==> inputs of run M <==
==> flow/design.v (excerpt) <==
module ULA_LCD(clk, rst, rs, rw, en, dados, SOMA, SUBT, MULT, IGUAL, A, B, sinalA, sinalB);
	input [7:0] A;
	input [7:0] B;
	input sinalA;
	input sinalB;
	input SOMA;
	input SUBT;
	input MULT;
	input IGUAL;
	output en;
	output rw;
	output rs;
	output [7:0] dados;
	input clk;
	input rst;
	reg rs;
	reg rw;
	reg en;
	reg [7:0] dados;
	reg [21:0] c45;
	reg [21:0] c5;
	reg [21:0] c25;
	integer c1;
	reg flag45;
	reg flag5;
	reg flag2meio;
	reg [9:0] est2;
	reg flagbt1;
	reg flagbt2;
	reg flagbt3;
	reg flagbt4;
	reg flag_rst;
	reg [31:0] estado;
	reg subest;
	reg [5:0] charPos;
	reg [1:0] operacao;
	reg menos;
	reg [7:0] Alinha;
	reg [7:0] Blinha;
	reg menosA;
	reg menosB;
	reg menosR;
	parameter T45 = 2250, T5 = 250, T25 = 125;
	parameter clear = 1, opSOMA=1, opSUBT=2, opMULT=3, opIGUAL=4, skipLn=192, WAIT=10, WRITE=11, DEFAULT=6;
	reg [21:0] n45, n5, n25;
	reg nf45, nf5, nf25;
	always @(posedge clk) begin
		n45 = c45; n5 = c5; n25 = c25;
		nf45 = flag45; nf5 = flag5; nf25 = flag2meio;
    	if(flag_rst) begin
        	n45 = 0;
  ...
Settings: LEC_CHECK=0, ABC_AREA=1, CAP_MARGIN=20, CELL_PAD_IN_SITES_DETAIL_PLACEMENT=2, CORE_MARGIN=6, CORE_UTILIZATION=50, CTS_CLUSTER_SIZE=89, GPL_TIMING_DRIVEN=0, MAX_ROUTING_LAYER=met5, PLACE_DENSITY_LB_ADDON=0.11, SLEW_MARGIN=20; clock period 150.0 ns.
run.sh (not shown) runs the stock make flow with config.mk's settings and CLKGATE_MAP_FILE=.
==> run K: changes against run M <==
==> flow/config.mk (replaced) <==
export PLATFORM = sky130hd
export DESIGN_NAME = ULA_LCD
export DESIGN_NICKNAME = ULA_LCD
export VERILOG_FILES = /design/flow/design.v
export SDC_FILE = /design/flow/constraint.sdc
export NUM_CORES = 4
export LEC_CHECK = 0
export ABC_AREA = 1
export CAP_MARGIN = 20
export CORE_MARGIN = 2
export CORE_UTILIZATION = 40
export SLEW_MARGIN = 20
export TNS_END_PERCENT = 20
==> flow/constraint.sdc (replaced) <==
create_clock -name core_clock -period 120.0 [get_ports {clk}]
set_input_delay 24.0000 -clock core_clock [delete_from_list [all_inputs] [get_ports {clk}]]
set_output_delay 24.0000 -clock core_clock [all_outputs]
set_load 0.01 [all_outputs]
==> results <==
|  | run M | run K |
|---|---|---|
| Status | aborted with a tool error | timing/DRC/antenna clean |
| Failing step | detailed placement | - |
| Total of flip-flops plus latches after synthesis | 203 | 203 |
| Number of cell rows | 134 | 150 |
| Placer's final routability congestion estimate | 0.988 | 0.987 |
| Die W | 379 um | 415 um |
| Post-synthesis mux area share | 0.0594% | 0.0594% |
| Area leader share | 17.5% | 17.5% |
| Die height | 379 um | 415 um |
| Core box area | 0.134 mm2 | 0.167 mm2 |
| Synthesized area divided by synthesized cell count | 5.55 um2 | 5.55 um2 |
| Total standard cell area after synthesis | 0.0674 mm2 | 0.0674 mm2 |
| Chip Footprint | 0.144 mm2 | 0.172 mm2 |
| Chip area estimate from yosys synthesis | 0.0674 mm2 | 0.0674 mm2 |
| Parity-gate share of the synthesized area counting xor and xnor cells | 6.25% | 6.25% |
| Pre-placement core utilization | 50.5% | 40.3% |
| Async SR Flop Fraction | 0% | 0% |

==> job 4618 <==
ULA_LCD again, from the RTL that the note above started with.
export LEC_CHECK = 0
export CAP_MARGIN = 20
export CELL_PAD_IN_SITES_GLOBAL_PLACEMENT = 1
export CORE_MARGIN = 2
export CORE_UTILIZATION = 61
export CTS_CLUSTER_DIAMETER = 102
export GPL_ROUTABILITY_DRIVEN = 1
export PLACE_DENSITY_LB_ADDON = 0.21
export SETUP_SLACK_MARGIN = -2.0
export SLEW_MARGIN = 20
create_clock -name core_clock -period 179.0 [get_ports {clk}]
==> job 2609 (differences from job 4618) <==
CELL_PAD_IN_SITES_GLOBAL_PLACEMENT = default   (was 1)
CORE_UTILIZATION = 65   (was 61)
CTS_CLUSTER_DIAMETER = default   (was 102)
GPL_ROUTABILITY_DRIVEN = default   (was 1)
MAX_ROUTING_LAYER = met4   (was default)
PLACE_DENSITY_LB_ADDON = default   (was 0.21)
SETUP_SLACK_MARGIN = default   (was -2.0)
==> flow/constraint.sdc (replaced) <==
create_clock -name core_clock -period 90.9 [get_ports {clk}]
set_input_delay 18.1800 -clock core_clock [delete_from_list [all_inputs] [get_ports {clk}]]
set_output_delay 18.1800 -clock core_clock [all_outputs]
set_load 0.01 [all_outputs]
==> job 5707 (differences from job 4618) <==
ABC_AREA = 1   (was default)
CELL_PAD_IN_SITES_GLOBAL_PLACEMENT = default   (was 1)
CORE_ASPECT_RATIO = 1.22   (was default)
CORE_UTILIZATION = 71   (was 61)
CTS_CLUSTER_DIAMETER = default   (was 102)
CTS_CLUSTER_SIZE = 100   (was default)
GPL_ROUTABILITY_DRIVEN = default   (was 1)
PLACE_DENSITY = 0.4   (was default)
PLACE_DENSITY_LB_ADDON = default   (was 0.21)
SETUP_SLACK_MARGIN = default   (was -2.0)
TNS_END_PERCENT = 15   (was default)
==> flow/constraint.sdc (replaced) <==
create_clock -name core_clock -period 56.9 [get_ports {clk}]
set_input_delay 11.3800 -clock core_clock [delete_from_list [all_inputs] [get_ports {clk}]]
set_output_delay 11.3800 -clock core_clock [all_outputs]
set_load 0.01 [all_outputs]
==> job 7900 (differences from job 4618) <==
ABC_AREA = 1   (was default)
CELL_PAD_IN_SITES_GLOBAL_PLACEMENT = default   (was 1)
CORE_UTILIZATION = 71   (was 61)
CTS_CLUSTER_DIAMETER = default   (was 102)
GPL_ROUTABILITY_DRIVEN = default   (was 1)
PLACE_DENSITY_LB_ADDON = default   (was 0.21)
SETUP_SLACK_MARGIN = default   (was -2.0)
==> flow/constraint.sdc (replaced) <==
create_clock -name core_clock -period 79.4 [get_ports {clk}]
set_input_delay 15.8800 -clock core_clock [delete_from_list [all_inputs] [get_ports {clk}]]
set_output_delay 15.8800 -clock core_clock [all_outputs]
set_load 0.01 [all_outputs]
==> run_results.csv <==
group,metric,value,unit
run_status,outcome,"stopped before the end",
run_status,stop_stage,"5_1_grt",
run_status,firstError,"[ERROR GRT-0232] Routing congestion too high. Check the congestion heatmap in the GUI.",
synthesis,ys_sh_mux,0.0594,%
floorplan,coreArea,0.0939,mm2
synthesis,synth_cell_types,92,
synthesis,yosysSeqAreaShare,6.03,%
synthesis,ys_sh_adder,10.7,%
placement,preCtsSetupSlack,-12.86,ns
clock_network,post-cts-setup-buffers,173,
placement,globalplace.congestion,1.13,
synthesis,avgSynthCellArea,5.55,um2
synthesis,top_area_share,17.5,%
floorplan,die_h,344,um
grt,grt_overflow_total,12000,
[end of results for job 5707]
==> run_results.csv <==
group,metric,value,unit
synthesis,ys_sh_mux,4.60,%
cells_and_area,ff_count,203,
grt,use_met1,49.8,%
synthesis,ys_sh_adder,12.1,%
grt,grt_overflow_total,0,
floorplan,coreArea,0.0981,mm2
run_status,outcome,"timing/DRC/antenna clean",
synthesis,synth_cell_types,177,
floorplan,die_h,318,um
synthesis,yosysSeqAreaShare,6.75,%
placement,preCtsSetupSlack,49.99,ns
[end of results for job 4618]
==> run_results.csv <==
group,metric,value,unit
clock_network,post-cts-setup-buffers,0,
worst_setup_path,crit_end,"dados[0]$_SDFFE_PP0P_",
worst_setup_path,critPathLaunch,"A[7]",
synthesis,ys_sh_adder,10.7,%
synthesis,yosysSeqAreaShare,6.03,%
synthesis,avgSynthCellArea,5.55,um2
synthesis,synth_cell_types,92,
floorplan,die_h,312,um
floorplan,coreArea,0.0946,mm2
synthesis,top_area_share,17.5,%
run_status,outcome,"timing/DRC/antenna clean",
grt,grt_overflow_total,0,
[end of results for job 7900]
==> run_results.csv <==
group,metric,value,unit
run_status,outcome,"failed layout checks",
run_status,check.faults,"negative setup slack",
final_timing,fin_ws,-1.65,ns
clock_network,post-cts-setup-buffers,49,
floorplan,coreArea,0.0917,mm2
synthesis,synth_cell_types,177,
placement,globalplace.congestion,1.05,
synthesis,ys_sh_adder,12.1,%
final_timing,setup_viol,6,
synthesis,ys_sh_mux,4.60,%
[end of results for job 2609]

==> inputs of nickel <==
ULA_LCD again, from the RTL that the note above started with.
Design ULA_LCD, start of the top module:
module ULA_LCD(clk, rst, rs, rw, en, dados, SOMA, SUBT, MULT, IGUAL, A, B, sinalA, sinalB);
Settings: LEC_CHECK=0, CAP_MARGIN=20, CELL_PAD_IN_SITES_DETAIL_PLACEMENT=0, CELL_PAD_IN_SITES_GLOBAL_PLACEMENT=0, CORE_ASPECT_RATIO=0.9, CORE_MARGIN=2, CORE_UTILIZATION=72, CTS_CLUSTER_SIZE=36, GPL_ROUTABILITY_DRIVEN=0, PLACE_DENSITY_LB_ADDON=0.0, SETUP_SLACK_MARGIN=5.0, SLEW_MARGIN=25, TNS_END_PERCENT=65; clock period 94.3 ns.
==> zinc (differences from nickel) <==
==> flow/config.mk (replaced) <==
export PLATFORM = sky130hd
export DESIGN_NAME = ULA_LCD
export DESIGN_NICKNAME = ULA_LCD
export VERILOG_FILES = /design/flow/design.v
export SDC_FILE = /design/flow/constraint.sdc
export NUM_CORES = 4
export LEC_CHECK = 0
export CAP_MARGIN = 20
export CORE_MARGIN = 2
export CORE_UTILIZATION = 40
export SLEW_MARGIN = 20
==> flow/constraint.sdc (replaced) <==
create_clock -name core_clock -period 114.0 [get_ports {clk}]
set_input_delay 22.8000 -clock core_clock [delete_from_list [all_inputs] [get_ports {clk}]]
set_output_delay 22.8000 -clock core_clock [all_outputs]
set_load 0.01 [all_outputs]
==> sierra (differences from nickel) <==
==> flow/config.mk (replaced) <==
export PLATFORM = sky130hd
export DESIGN_NAME = ULA_LCD
export DESIGN_NICKNAME = ULA_LCD
export VERILOG_FILES = /design/flow/design.v
export SDC_FILE = /design/flow/constraint.sdc
export NUM_CORES = 4
export LEC_CHECK = 0
export ABC_AREA = 1
export CAP_MARGIN = 20
export CORE_MARGIN = 2
export CORE_UTILIZATION = 72
export CTS_CLUSTER_DIAMETER = 184
export CTS_CLUSTER_SIZE = 98
export PLACE_DENSITY = 0.37
export SLEW_MARGIN = 20
export TNS_END_PERCENT = 5
==> flow/constraint.sdc (replaced) <==
create_clock -name core_clock -period 65.7 [get_ports {clk}]
set_input_delay 13.1400 -clock core_clock [delete_from_list [all_inputs] [get_ports {clk}]]
set_output_delay 13.1400 -clock core_clock [all_outputs]
set_load 0.01 [all_outputs]
==> garnet (differences from nickel) <==
--- a/flow/config.mk
+++ b/flow/config.mk
@@ -8,9 +8,8 @@
 export CAP_MARGIN = 20
 export CELL_PAD_IN_SITES_DETAIL_PLACEMENT = 0
-export CELL_PAD_IN_SITES_GLOBAL_PLACEMENT = 0
+export CELL_PAD_IN_SITES_GLOBAL_PLACEMENT = 1
 export CORE_ASPECT_RATIO = 0.9
 export CORE_MARGIN = 2
-export CORE_UTILIZATION = 72
-export CTS_CLUSTER_SIZE = 36
+export CORE_UTILIZATION = 60
 export GPL_ROUTABILITY_DRIVEN = 0
 export PLACE_DENSITY_LB_ADDON = 0.0
==> comparison <==
sierra died in 5_1_grt with GRT-0232. garnet went through all stages and came out clean. nickel ended with an error in 5_1_grt on GRT-0232. zinc went through all stages and came out clean.
Of zinc and garnet, garnet has the higher via count (gap about 9%, measured against garnet).
In garnet the routed wire length is higher than in zinc, by about 8%.
Between zinc and garnet, the lower register-to-register slack is in garnet (gap 11 ns).
Worst hold slack: zinc is worse than garnet (0.0067 ns).
Of zinc and garnet, zinc has the higher worst setup slack (gap 4.8 ns).
